## Risc_16_bit
module Risc_16_bit(
 input clk,
 input rst,
 output [15:0] imem_addr,
 input  [15:0] imem_data,
 output        dmem_we,
 output [2:0]  dmem_addr,
 output [15:0] dmem_wdata
);
 wire jump,bne,beq,mem_read,mem_write,alu_src,reg_dst,mem_to_reg,reg_write;
 wire[1:0] alu_op;
 wire [3:0] opcode;
 Datapath_Unit DU
 (
  .clk(clk),
  .rst(rst),
  .imem_addr(imem_addr),
  .imem_data(imem_data),
  .trace_we(dmem_we),
  .trace_addr(dmem_addr),
  .trace_wdata(dmem_wdata),
  .jump(jump),
  .beq(beq),
  .mem_read(mem_read),
  .mem_write(mem_write),
  .alu_src(alu_src),
  .reg_dst(reg_dst),
  .mem_to_reg(mem_to_reg),
  .reg_write(reg_write),
  .bne(bne),
  .alu_op(alu_op),
  .opcode(opcode)
 );
 Control_Unit control
 (
  .opcode(opcode),
  .reg_dst(reg_dst),
  .mem_to_reg(mem_to_reg),
  .alu_op(alu_op),
  .jump(jump),
  .bne(bne),
  .beq(beq),
  .mem_read(mem_read),
  .mem_write(mem_write),
  .alu_src(alu_src),
  .reg_write(reg_write)
 );
endmodule
Settings: LEC_CHECK=0, CAP_MARGIN=40, CORE_MARGIN=2, CORE_UTILIZATION=52, CTS_CLUSTER_DIAMETER=62, GPL_ROUTABILITY_DRIVEN=0, HOLD_SLACK_MARGIN=-0.05, SETUP_SLACK_MARGIN=0.51, SLEW_MARGIN=15, TNS_END_PERCENT=40; clock period 9.49 ns.
run.sh (not shown) runs the stock make flow with config.mk's settings and CLKGATE_MAP_FILE=.
The baseline ran to the end with no violations.
Then changed:
==> flow/config.mk (replaced) <==
export PLATFORM = sky130hd
export DESIGN_NAME = Risc_16_bit
export DESIGN_NICKNAME = Risc_16_bit
export VERILOG_FILES = /design/flow/design.v
export SDC_FILE = /design/flow/constraint.sdc
export NUM_CORES = 4
export LEC_CHECK = 0
export CAP_MARGIN = 20
export CORE_MARGIN = 2
export CORE_UTILIZATION = 58
export SLEW_MARGIN = 20
==> flow/constraint.sdc (replaced) <==
create_clock -name core_clock -period 4.97 [get_ports {clk}]
set_input_delay 0.9940 -clock core_clock [delete_from_list [all_inputs] [get_ports {clk}]]
set_output_delay 0.9940 -clock core_clock [all_outputs]
set_load 0.01 [all_outputs]
The new run completed, yet does not pass: setup timing.
Via count is higher by about a fifth.
Setup slack loses 1.6 ns.
Final area is higher by a quarter to a third.
Combinational power rises to 3.1 times its value.
Wire length rose by a quarter to a third.
Utilization climbs by 21 points.
Worst hold slack loses 0.018 ns.
Register-to-register slack degrades by 3.5 ns.

---

v14:
Starting RTL as in the previous note.
clock: 1.3 ns
lec_check: 0
abc_area: 1
cap_margin: 40
core_aspect_ratio: 0.5
core_margin: 2
core_utilization: 72
cts_cluster_diameter: 397
cts_cluster_size: 97
setup_slack_margin: 0.08
slew_margin: 35
tns_end_percent: 5
v14: it failed during clock tree synthesis, and the tool reported DPL-0038.
### v14 -> v16
Settings: removing CTS_CLUSTER_DIAMETER (formerly 397); changing CORE_UTILIZATION from 72 to 71; removing TNS_END_PERCENT (formerly 5); changing SLEW_MARGIN from 35 to 20; removing ABC_AREA (formerly 1); removing SETUP_SLACK_MARGIN (formerly 0.08); removing CORE_ASPECT_RATIO (formerly 0.5); changing CAP_MARGIN from 40 to 20; changing the clock period (ns, I/O delays scaled along) from 1.3 to 6.7.
[summary]
- Summary: with v14 as the reference, yosys-reported design area after synthesis in v16 moved up by a few percent.
- Compared v16 vs v14, and total standard cell area after synthesis is up in v16.
- The flow did not stop early for v16: all stages ran, and the layout cleared the timing, design-rule and antenna checks.
- Per the comparison of v16 with v14, y dimension of the die up 43%, synthesized cell count -548, instance area at placement shows a reduction of 9.4%, count of unique library cells instantiated by Yosys went up about 75%, fraction of the mapped netlist area in simple logic gates fell by 11 points.
- Comparing v14 and v16, the lower cell count listed in synth_stat.txt is on v16.
- Number of placed instances with taps included was higher in the run labelled v14.
--- input diff v16..v28 ---
Settings: ABC_AREA: unset -> 1; CTS_CLUSTER_SIZE: 97 -> unset; CORE_UTILIZATION: 71 -> 70; the clock period (ns, I/O delays scaled along): 6.7 -> 2.14.
==> results <==
v28 against v16: area figure in the yosys stat output has decreased; floorplan die width has decreased.
v28 gives less pre-placement core utilization than v16 did.
[diff] final HPWL from detailed placement, v28 relative to v16: regression
Looking at post-synthesis compound-gate area fraction, v28 sits 0.97 points higher than v16 does.
Synthesized area: v28 < v16
Compared with v16, post-placement cell area in v28 increased by more than 10%.
Looking only at die size, and setting everything else aside, the higher value of v28 and v16 goes to v16.
v28: DPL-0033 in clock tree synthesis -> run aborted
Changes in v53 relative to v28:
Settings: CORE_UTILIZATION changed from 70 to 40; ABC_AREA removed (was 1); the clock period (ns, I/O delays scaled along) changed from 2.14 to 6.33.
Findings:
- Going from v28 to v53, number of cells in the yosys synthesis report saw a decrease; worst slack at placement saw an increase; net count after synthesis saw a decrease; cell area after placement saw a decrease.
- Lower synthesized cell count among v53 and v28: v53
- The run showing the greater post-synth area from yosys stat is v53.
- Measured against v28, the total number of placement rows of v53 comes out at 1.3 times the reference value.
- Taking v28 as the reference, in v53 horizontal die size +about 34%; die size has increased.
- Of v28 and v53, just one finished clean: v53.

---

v30:
Starting RTL as in the previous note.
Design Risc_16_bit, start of the top module:
module Risc_16_bit(
 input clk,
 input rst,
 output [15:0] imem_addr,
 input  [15:0] imem_data,
 output        dmem_we,
 output [2:0]  dmem_addr,
 output [15:0] dmem_wdata
);
export LEC_CHECK = 0
export CAP_MARGIN = 40
export CELL_PAD_IN_SITES_GLOBAL_PLACEMENT = 0
export CORE_MARGIN = 2
export CORE_UTILIZATION = 68
export CTS_CLUSTER_DIAMETER = 213
export GPL_ROUTABILITY_DRIVEN = 0
export GPL_TIMING_DRIVEN = 1
export SETUP_SLACK_MARGIN = 0.26
export SLEW_MARGIN = 20
export TNS_END_PERCENT = 70
create_clock -name core_clock -period 5.23 [get_ports {clk}]
What ended v30 was a tool error in 5_1_grt; the run never finished.
The inputs of v31 differ from those of v30 as listed below.
Settings: swapping 40 for 20 in CAP_MARGIN; clearing TNS_END_PERCENT, which used to be 70; clearing SETUP_SLACK_MARGIN, which used to be 0.26; swapping 68 for 52 in CORE_UTILIZATION; clearing GPL_TIMING_DRIVEN, which used to be 1; clearing CELL_PAD_IN_SITES_GLOBAL_PLACEMENT, which used to be 0; clearing CTS_CLUSTER_DIAMETER, which used to be 213; swapping 5.23 for 6.4 in the clock period (ns, I/O delays scaled along).
## What came out
Having completed the whole flow, v31 delivered a layout that passed the timing, design-rule and antenna checks. Comparing v30 against v31, there is no change at all in yosys stat cell total. Re yosys synthesis chip area: no difference whatsoever between v30 and v31. As far as area share of and-or/or-and cells after synthesis goes, v30 and v31 are indistinguishable; the numbers are identical. Re post-CTS setup repair buffer count: v31 is 43 down on v30. Max number of H-tree levels across v31 and v30: v31. v31 has number of placed instances with taps included below what v30 had. Number of CTS-inserted buffers in v31 is about 13% above v30. [compare] base=v30 new=v31: core area rose by about 30%; die size increased 30%.
#### Input delta (v35 over v31)
Settings: GPL_ROUTABILITY_DRIVEN removed (was 0); CORE_UTILIZATION changed from 52 to 46; the clock period (ns, I/O delays scaled along) changed from 6.4 to 6.33.
### Flow results
Total power of v35 is higher than that of v31.
The worst hold slack on v31 is in line with that on v35.
When the final numbers for v31 and v35 were put side by side, the count of standard-cell rows turned out to be smaller in v31.
Slew at the pin with the worst max-slew slack down 0.017 ns in v35 wrt v31
v31 → v35: area growth from synthesis to layout saw an increase; detailed-route via count saw little to no change; number of standard cells in the layout, taps in and fillers out saw an increase; sequential power saw little to no change.
Edits applied to the flow inputs when going from v35 to v51:
Settings: SETUP_SLACK_MARGIN: unset -> 1.18; CORE_UTILIZATION: 46 -> 54; the clock period (ns, I/O delays scaled along): 6.33 -> 4.3.
--- outcome ---
v51 finished all stages; layout check result: FAIL, due to setup timing. Looking at final worst slack, v51 sits 1.16 ns lower than v35 does. Delta (v51 minus v35): HPWL reported at the end of detailed placement up 2.2 mm, routed wire length up 37%. Number of endpoints failing setup at the final stage in v51 is 399 above v35.
The following lists how v39 was set up differently from v51:
Settings: SETUP_SLACK_MARGIN changed from 1.18 to 0.72; CORE_UTILIZATION changed from 54 to 65; the clock period (ns, I/O delays scaled along) changed from 4.3 to 5.64.
Findings:
v39 never completed, since it errored out during 5_1_grt.
Going from v51 to v39, the post-placement worst setup slack was found to have gone up by 1.17 ns.
Between v51 and v39, the flow reports width of the die decreasing by a little under 10%.
As far as number of primary I/O pins goes, v39 and v51 are indistinguishable; the numbers are identical.
Going from v51 to v39, row count shrinks by 6.

---

Starting RTL as in the previous note.
make LEC_CHECK=0 CAP_MARGIN=40 CORE_MARGIN=2 CORE_UTILIZATION=52 CTS_CLUSTER_DIAMETER=182 GPL_ROUTABILITY_DRIVEN=1 SETUP_SLACK_MARGIN=0.51 SLEW_MARGIN=15 TNS_END_PERCENT=40 finish   # period 9.49 ns
Rerun with:
- CAP_MARGIN: 40 -> 20
- CORE_UTILIZATION: 52 -> 65
- CTS_CLUSTER_DIAMETER: 182 -> default
- GPL_ROUTABILITY_DRIVEN: 1 -> default
- SETUP_SLACK_MARGIN: 0.51 -> default
- SLEW_MARGIN: 15 -> 20
- TNS_END_PERCENT: 40 -> default
- clock period: 9.49 -> 5.5 ns (I/O delays scaled with it)
With this change the flow finished but failed the layout checks on negative setup slack.
Power grows by well over a third.
Clock power grows by well over a third.
Combinational power increases to 2.7 times its value.
Global-route usage is higher by 19 points.
Setup slack degrades by 1.7 ns.
Rerun with:
- CORE_UTILIZATION: 65 -> 72
- PLACE_DENSITY: default -> 0.4
- clock period: 5.5 -> 6.7 ns (I/O delays scaled with it)
=> The changed run finished clean. Synthesized area does not change. Clock-buffer cell count went down by 15. Total power decreases by 28%. Sequential cell count does not change. Hold slack loses 0.086 ns. Register-to-register slack gains 1.1 ns. Final cell count falls by 13%. Sequential power goes down by 19%.
Rerun with:
- ABC_AREA: default -> 1
- CORE_UTILIZATION: 72 -> 63
- PLACE_DENSITY: 0.4 -> default
- clock period: 6.7 -> 2.63 ns (I/O delays scaled with it)
Outcome: This time the run ended with an error in global routing (5_1_grt); synthesized area drops by 3.1%; die area grows by 10%; synthesized cell count rises by 30%.
Rerun with:
- ABC_AREA: 1 -> default
- CORE_UTILIZATION: 63 -> 65
- HOLD_SLACK_MARGIN: default -> -0.09
- clock period: 2.63 -> 5.0 ns (I/O delays scaled with it)
=> With this change the flow finished with negative setup slack left. Die area stays flat. Synthesized cell count goes down by about a fifth. Synthesized area goes up by a few percent.

---

== north ==
Risc_16_bit again, from the RTL that the note above started with.
export LEC_CHECK = 0
export CAP_MARGIN = 40
export CELL_PAD_IN_SITES_GLOBAL_PLACEMENT = 0
export CORE_MARGIN = 2
export CORE_UTILIZATION = 65
export GPL_ROUTABILITY_DRIVEN = 0
export GPL_TIMING_DRIVEN = 1
export SETUP_SLACK_MARGIN = -0.18
export SLEW_MARGIN = 20
export TNS_END_PERCENT = 70
create_clock -name core_clock -period 5.23 [get_ports {clk}]
No crash in north: every stage finished, but the layout fails its final checks due to negative setup slack.
Changes in south relative to north:
- MAX_ROUTING_LAYER now met4, previously not set
- CTS_CLUSTER_DIAMETER now 198, previously not set
- SETUP_SLACK_MARGIN now 0.12, was -0.18
- CTS_CLUSTER_SIZE now 15, previously not set
- CORE_UTILIZATION now 29, was 65
- TNS_END_PERCENT no longer set, was 70
- the clock period (ns, I/O delays scaled along) now 2.88, was 5.23
- None of the runs north and south ends with a clean layout.
- north finished every stage; the final checks, however, were not passed, the failures being negative setup slack.
- Cmp south vs north: layout-stage area growth over the synthesis result higher in south
- south vs north on later-pin clock latency in the skew report: south is the lower one.
- Total routing usage reported by global routing (south over north): decrease, 24 points
The following lists how east was set up differently from south:
- a deleted CELL_PAD_IN_SITES_GLOBAL_PLACEMENT that had been 0
- a deleted GPL_TIMING_DRIVEN that had been 1
- a deleted GPL_ROUTABILITY_DRIVEN that had been 0
- a change of CORE_UTILIZATION from 29 to 72
- a deleted CTS_CLUSTER_DIAMETER that had been 198
- a change of CAP_MARGIN from 40 to 20
- a deleted CTS_CLUSTER_SIZE that had been 15
- a deleted MAX_ROUTING_LAYER that had been met4
- a deleted SETUP_SLACK_MARGIN that had been 0.12
- a change of the clock period (ns, I/O delays scaled along) from 2.88 to 2.25
## What came out
Changes observed in east relative to south: sum of net half-perimeters after detailed placement rose 3900 um; worst-case setup slack after placement fell 590 ps. east vs. south: number of placement rows went down by 35. Height of the die in east vs south: down 36%. Per the comparison of east with south, cell area after placement went down by about 3.5%, horizontal extent of the die went down by about 36%. east: chip area lower than south. No final results exist for east, since it was stopped by error DPL-0038 during 4_1_cts.

---

Risc_16_bit again, from the RTL that the note above started with.
clock: 5.23 ns
lec_check: 0
cap_margin: 0
cell_pad_in_sites_global_placement: 0
core_margin: 2
core_utilization: 68
cts_cluster_diameter: 227
gpl_routability_driven: 0
gpl_timing_driven: 1
max_routing_layer: met4
setup_slack_margin: 0.16
slew_margin: 20
tns_end_percent: 70
The starting point never finished: it broke off in global routing (GRT-0232).
==> next run, changes <==
CAP_MARGIN = 40   (was 0)
CORE_UTILIZATION = 65   (was 68)
CTS_CLUSTER_DIAMETER = default   (was 227)
GPL_ROUTABILITY_DRIVEN = 1   (was 0)
MAX_ROUTING_LAYER = default   (was met4)
SETUP_SLACK_MARGIN = -0.18   (was 0.16)
clock period = 3.56 ns   (was 5.23 ns; I/O delays follow)
Result: The changed run aborted during global routing. Area after synthesis stays the same. Die area went up by 4.5%. Synthesized cell count stays the same.
==> next run, changes <==
CORE_UTILIZATION = 70   (was 65)
CTS_CLUSTER_DIAMETER = 222   (was default)
CTS_CLUSTER_SIZE = 24   (was default)
GPL_ROUTABILITY_DRIVEN = 0   (was 1)
clock period = 5.23 ns   (was 3.56 ns; I/O delays follow)
The new run stopped in global routing.
Synthesized cell count is unchanged.
Area after synthesis does not change.
Die size goes down by about 7%.

---

Starting RTL as in the previous note.
// Risc_16_bit
module Risc_16_bit(
 input clk,
 input rst,
 output [15:0] imem_addr,
 input  [15:0] imem_data,
 output        dmem_we,
 output [2:0]  dmem_addr,
 output [15:0] dmem_wdata
);
clock: 1.3 ns
lec_check: 0
abc_area: 1
cap_margin: 40
core_aspect_ratio: 0.5
core_margin: 2
core_utilization: 72
cts_cluster_diameter: 397
cts_cluster_size: 97
setup_slack_margin: 0.08
slew_margin: 20
The first run died in clock tree synthesis.
Rerun with:
Settings changed: PLACE_DENSITY_LB_ADDON set to 0.3, SLEW_MARGIN 20 to 0.
What happened: Now the flow failed in detailed placement on DPL-0033; synthesized cell count is unchanged; synthesized area stays the same; die area does not change.
Rerun with:
Settings changed: CAP_MARGIN 40 to 20, CORE_ASPECT_RATIO 0.5 to unset, CTS_CLUSTER_DIAMETER 397 to unset, CTS_CLUSTER_SIZE 97 to 22, PLACE_DENSITY set to 0.79, PLACE_DENSITY_LB_ADDON 0.3 to unset, SETUP_SLACK_MARGIN 0.08 to unset, SLEW_MARGIN 0 to 20.
Clock period 1.3 ns to 2.37 ns, I/O delays scaled along.
- The changed run failed in clock tree synthesis, error DPL-0038
- synthesized area is unchanged
- synthesized cell count is unchanged
- die area barely changes
Rerun with:
Settings changed: ABC_AREA 1 to unset, CORE_UTILIZATION 72 to 64, CTS_CLUSTER_SIZE 22 to unset, PLACE_DENSITY 0.79 to unset, SETUP_SLACK_MARGIN set to 1.18.
Clock period 2.37 ns to 4.3 ns, I/O delays scaled along.
=> The new run aborted during global routing on GRT-0116. Die size goes up by about a fifth. Area after synthesis rises by a few percent. Synthesized cell count falls by about a fifth.

---

Setup of the reference run:
Starting RTL as in the previous note.
==> flow/design.v (excerpt) <==
module Risc_16_bit(
 input clk,
 input rst,
 output [15:0] imem_addr,
 input  [15:0] imem_data,
 output        dmem_we,
 output [2:0]  dmem_addr,
 output [15:0] dmem_wdata
);
clock: 4.75 ns
lec_check: 0
abc_area: 1
cap_margin: 20
core_aspect_ratio: 0.94
core_margin: 2
core_utilization: 72
cts_cluster_diameter: 373
cts_cluster_size: 98
place_density: 0.41
slew_margin: 20
The flow ended early for the reference run: it failed with a tool error in 5_1_grt.
Here is what was changed in the inputs of the trial run compared with the reference run.
# the reference run
export LEC_CHECK = 0
export ABC_AREA = 1
export CAP_MARGIN = 20
export CORE_ASPECT_RATIO = 0.94
export CORE_MARGIN = 2
export CORE_UTILIZATION = 72
export CTS_CLUSTER_DIAMETER = 373
export CTS_CLUSTER_SIZE = 98
export PLACE_DENSITY = 0.41
export SLEW_MARGIN = 20
create_clock -name core_clock -period 4.75 [get_ports {clk}]
# the trial run
export LEC_CHECK = 0
export ABC_AREA = 1
export CAP_MARGIN = 20
export CORE_ASPECT_RATIO = 1.28
export CORE_MARGIN = 2
export CORE_UTILIZATION = 72
export CTS_CLUSTER_DIAMETER = 397
export CTS_CLUSTER_SIZE = 97
export SLEW_MARGIN = 20
create_clock -name core_clock -period 1.3 [get_ports {clk}]
## What came out
When the trial run is set beside the reference run, its vertical extent of the die turns out to be about 16% larger.
Relative to the reference run, cell area reported after detailed placement has increased by 910 µm² in the trial run.
Diff the trial run..the reference run | simple-gate portion of the synthesized area | unchanged
Global placement routability congestion, the reference run and the trial run, higher one = the trial run.
The trial run: DPL-0033 in 4_1_cts -> run aborted
Taking the reference run as 1.0, the trial run lands at 1.18 on count of standard-cell rows.
Compared with the reference run, in the trial run x dimension of the die down about 14%, area after synthesis about even.
No activity file was given, so power comes from the tool's default toggle rates.
